Design Cordic_Machine, start of the top module:
module Cordic_Machine(clock_pulse, reset, x_input, y_input, z_input, x_output, y_output, z_output, flag);
Size: about 81 flip-flops, roughly 0.012 mm² of cells after synthesis.
make LEC_CHECK=0 ABC_AREA=0 CAP_MARGIN=20 CORE_MARGIN=2 CORE_UTILIZATION=72 CTS_CLUSTER_DIAMETER=337 CTS_CLUSTER_SIZE=21 HOLD_SLACK_MARGIN=0.29 PLACE_DENSITY_LB_ADDON=0.05 SETUP_SLACK_MARGIN=1.33 SLEW_MARGIN=20 finish   # period 4.45 ns
run.sh (not shown) runs the stock make flow with config.mk's settings and CLKGATE_MAP_FILE=.
The first run stopped in 3_5_place_dp with DPL-0038.
Then changed:
Settings changed: ABC_AREA 0 to default, CORE_UTILIZATION 72 to 44, CTS_CLUSTER_DIAMETER 337 to default, CTS_CLUSTER_SIZE 21 to default, HOLD_SLACK_MARGIN 0.29 to default, PLACE_DENSITY_LB_ADDON 0.05 to default, SETUP_SLACK_MARGIN 1.33 to default.
Clock period 4.45 ns to 4.61 ns, I/O delays scaled along.
Effect: Now the flow finished with setup timing left. Synthesized area is unchanged. Die size is higher by 62%. Synthesized cell count stays the same.
Then changed:
Settings changed: ABC_AREA from default to 0, CORE_UTILIZATION 44 to 58, CTS_CLUSTER_SIZE from default to 35, SETUP_SLACK_MARGIN from default to -0.05.
Clock period 4.61 ns to 4.98 ns, I/O delays scaled along.
Effect: With this change the flow failed in 5_1_grt. Area after synthesis does not change. Die size falls by 24%. Synthesized cell count is unchanged.

Cordic_Machine again, from the RTL that the note above started with.
Settings: LEC_CHECK=0, CAP_MARGIN=20, CELL_PAD_IN_SITES_DETAIL_PLACEMENT=2, CELL_PAD_IN_SITES_GLOBAL_PLACEMENT=2, CORE_ASPECT_RATIO=1.5, CORE_MARGIN=2, CORE_UTILIZATION=40, GPL_TIMING_DRIVEN=0, PLACE_DENSITY_LB_ADDON=0.19, SETUP_SLACK_MARGIN=0.77, SLEW_MARGIN=20, TNS_END_PERCENT=80; clock period 6.0 ns.
The first run ended with an error in 4_1_cts, error DPL-0033.
Then changed:
==> flow/config.mk (replaced) <==
export PLATFORM = sky130hd
export DESIGN_NAME = Cordic_Machine
export DESIGN_NICKNAME = Cordic_Machine
export VERILOG_FILES = /design/flow/design.v
export SDC_FILE = /design/flow/constraint.sdc
export NUM_CORES = 4
export LEC_CHECK = 0
export ABC_AREA = 0
export CAP_MARGIN = 20
export CORE_MARGIN = 2
export CORE_UTILIZATION = 69
export PLACE_DENSITY = 0.39
export SLEW_MARGIN = 20
==> flow/constraint.sdc (replaced) <==
create_clock -name core_clock -period 3.49 [get_ports {clock_pulse}]
set_input_delay 0.6980 -clock core_clock [delete_from_list [all_inputs] [get_ports {clock_pulse}]]
set_output_delay 0.6980 -clock core_clock [all_outputs]
set_load 0.01 [all_outputs]
Effect:
- This time the run ended with an error in 3_5_place_dp (DPL-0038)
- die area drops by 41%
- synthesized cell count does not change
- area after synthesis stays the same
Then changed:
--- a/flow/config.mk
+++ b/flow/config.mk
@@ -7,7 +7,5 @@
 export LEC_CHECK = 0
-export ABC_AREA = 0
 export CAP_MARGIN = 20
 export CORE_MARGIN = 2
-export CORE_UTILIZATION = 69
-export PLACE_DENSITY = 0.39
+export CORE_UTILIZATION = 32
 export SLEW_MARGIN = 20
==> flow/constraint.sdc (replaced) <==
create_clock -name core_clock -period 5.86 [get_ports {clock_pulse}]
set_input_delay 1.1720 -clock core_clock [delete_from_list [all_inputs] [get_ports {clock_pulse}]]
set_output_delay 1.1720 -clock core_clock [all_outputs]
set_load 0.01 [all_outputs]
What happened: The changed run finished clean; synthesized cell count is unchanged; die size rises by 110%; area after synthesis is unchanged.
Then changed:
--- a/flow/config.mk
+++ b/flow/config.mk
@@ -9,3 +9,3 @@
 export CORE_MARGIN = 2
-export CORE_UTILIZATION = 32
+export CORE_UTILIZATION = 40
 export SLEW_MARGIN = 20
Outcome: Power grows by 5.9%; non-clock buffer count grows by 47; clock skew shrinks by 0.0033 ns; setup slack improves by 0.069 ns; global-route usage grows by 5.8 points; core utilization grows by 12 points; die size shrinks by 20%; fmax grows by 1.2%.

== job 7026 ==
Cordic_Machine again, from the RTL that the note above started with.
==> flow/config.mk <==
export PLATFORM = sky130hd
export DESIGN_NAME = Cordic_Machine
export DESIGN_NICKNAME = Cordic_Machine
export VERILOG_FILES = /design/flow/design.v
export SDC_FILE = /design/flow/constraint.sdc
export NUM_CORES = 4
export LEC_CHECK = 0
export CAP_MARGIN = 20
export CORE_MARGIN = 2
export CORE_UTILIZATION = 57
export CTS_CLUSTER_SIZE = 58
export SETUP_SLACK_MARGIN = -0.43
export SLEW_MARGIN = 20
==> flow/constraint.sdc <==
create_clock -name core_clock -period 4.21 [get_ports {clock_pulse}]
set_input_delay 0.8420 -clock core_clock [delete_from_list [all_inputs] [get_ports {clock_pulse}]]
set_output_delay 0.8420 -clock core_clock [all_outputs]
set_load 0.01 [all_outputs]
As the logs show, job 7026 stopped at global routing after a tool error, so it never reached the end of the flow.
Here is what was changed in the inputs of job 7890 compared with job 7026.
# job 7026
export LEC_CHECK = 0
export CAP_MARGIN = 20
export CORE_MARGIN = 2
export CORE_UTILIZATION = 57
export CTS_CLUSTER_SIZE = 58
export SETUP_SLACK_MARGIN = -0.43
export SLEW_MARGIN = 20
create_clock -name core_clock -period 4.21 [get_ports {clock_pulse}]
# job 7890
export LEC_CHECK = 0
export ABC_AREA = 0
export CAP_MARGIN = 20
export CORE_MARGIN = 2
export CORE_UTILIZATION = 58
export CTS_CLUSTER_SIZE = 80
export SETUP_SLACK_MARGIN = -0.05
export SLEW_MARGIN = 20
export TNS_END_PERCENT = 5
create_clock -name core_clock -period 4.98 [get_ports {clock_pulse}]
- Among job 7026 and job 7890, the run that stopped before the end is job 7026, and it is the only one.
- Tool error GRT-0232 stopped job 7026 during global routing; no final results.
- Die area: job 7026 and job 7890 compared, lower one is job 7890
- Basic-gate share of the synthesized area counting and, or, nand and nor cells: job 7890 vs job 7026, no meaningful difference
- | post-DP HPWL | job 7890 vs job 7026 | about 2.6% lower |
- Diff job 7026..job 7890 | post-cts hold buffer count | unchanged
The inputs of job 6543 differ from those of job 7890 as listed below.
# job 7890
export LEC_CHECK = 0
export ABC_AREA = 0
export CAP_MARGIN = 20
export CORE_MARGIN = 2
export CORE_UTILIZATION = 58
export CTS_CLUSTER_SIZE = 80
export SETUP_SLACK_MARGIN = -0.05
export SLEW_MARGIN = 20
export TNS_END_PERCENT = 5
create_clock -name core_clock -period 4.98 [get_ports {clock_pulse}]
# job 6543
export LEC_CHECK = 0
export ABC_AREA = 0
export CAP_MARGIN = 20
export CORE_MARGIN = 2
export CORE_UTILIZATION = 61
export CTS_CLUSTER_DIAMETER = 28
export CTS_CLUSTER_SIZE = 40
export MAX_ROUTING_LAYER = met4
export SETUP_SLACK_MARGIN = -0.05
export SLEW_MARGIN = 20
export TNS_END_PERCENT = 5
create_clock -name core_clock -period 4.98 [get_ports {clock_pulse}]
Results
- Job 6543 did not finish; a tool error ended it in global routing.
- Count of cells resized by post-cts repair was lower in the run labelled job 7890.
- Diff job 6543..job 7890 | average size of a mapped cell | unchanged
- Row standard cell area after detailed placement: job 6543 lower / job 7890 higher
- Starting density of the core: higher on job 6543
- Die size shrinks by a few percent when moving from job 7890 to job 6543.
- Against job 7890, weighted congestion at the end of routability-driven global placement in job 6543 rose by more than 10%.
[inputs] job 273 vs job 6543
# job 6543
export LEC_CHECK = 0
export ABC_AREA = 0
export CAP_MARGIN = 20
export CORE_MARGIN = 2
export CORE_UTILIZATION = 61
export CTS_CLUSTER_DIAMETER = 28
export CTS_CLUSTER_SIZE = 40
export MAX_ROUTING_LAYER = met4
export SETUP_SLACK_MARGIN = -0.05
export SLEW_MARGIN = 20
export TNS_END_PERCENT = 5
create_clock -name core_clock -period 4.98 [get_ports {clock_pulse}]
# job 273
export LEC_CHECK = 0
export ABC_AREA = 1
export CAP_MARGIN = 20
export CORE_MARGIN = 5
export CORE_UTILIZATION = 24
export SETUP_SLACK_MARGIN = -0.05
export SLEW_MARGIN = 20
create_clock -name core_clock -period 4.98 [get_ports {clock_pulse}]
[summary]
In summary, job 273 completed successfully, with a layout that passed the timing, design-rule and antenna checks.
Job 273 against job 6543: register area share after synthesis fell by 0.18 points; average cell area after synthesis fell by about 28%; number of enable-type register cells in the synthesized netlist stayed essentially flat; total instance count after detailed placement rose by 808.
Power figures rest on the tool's default switching activity, not on a simulated workload.
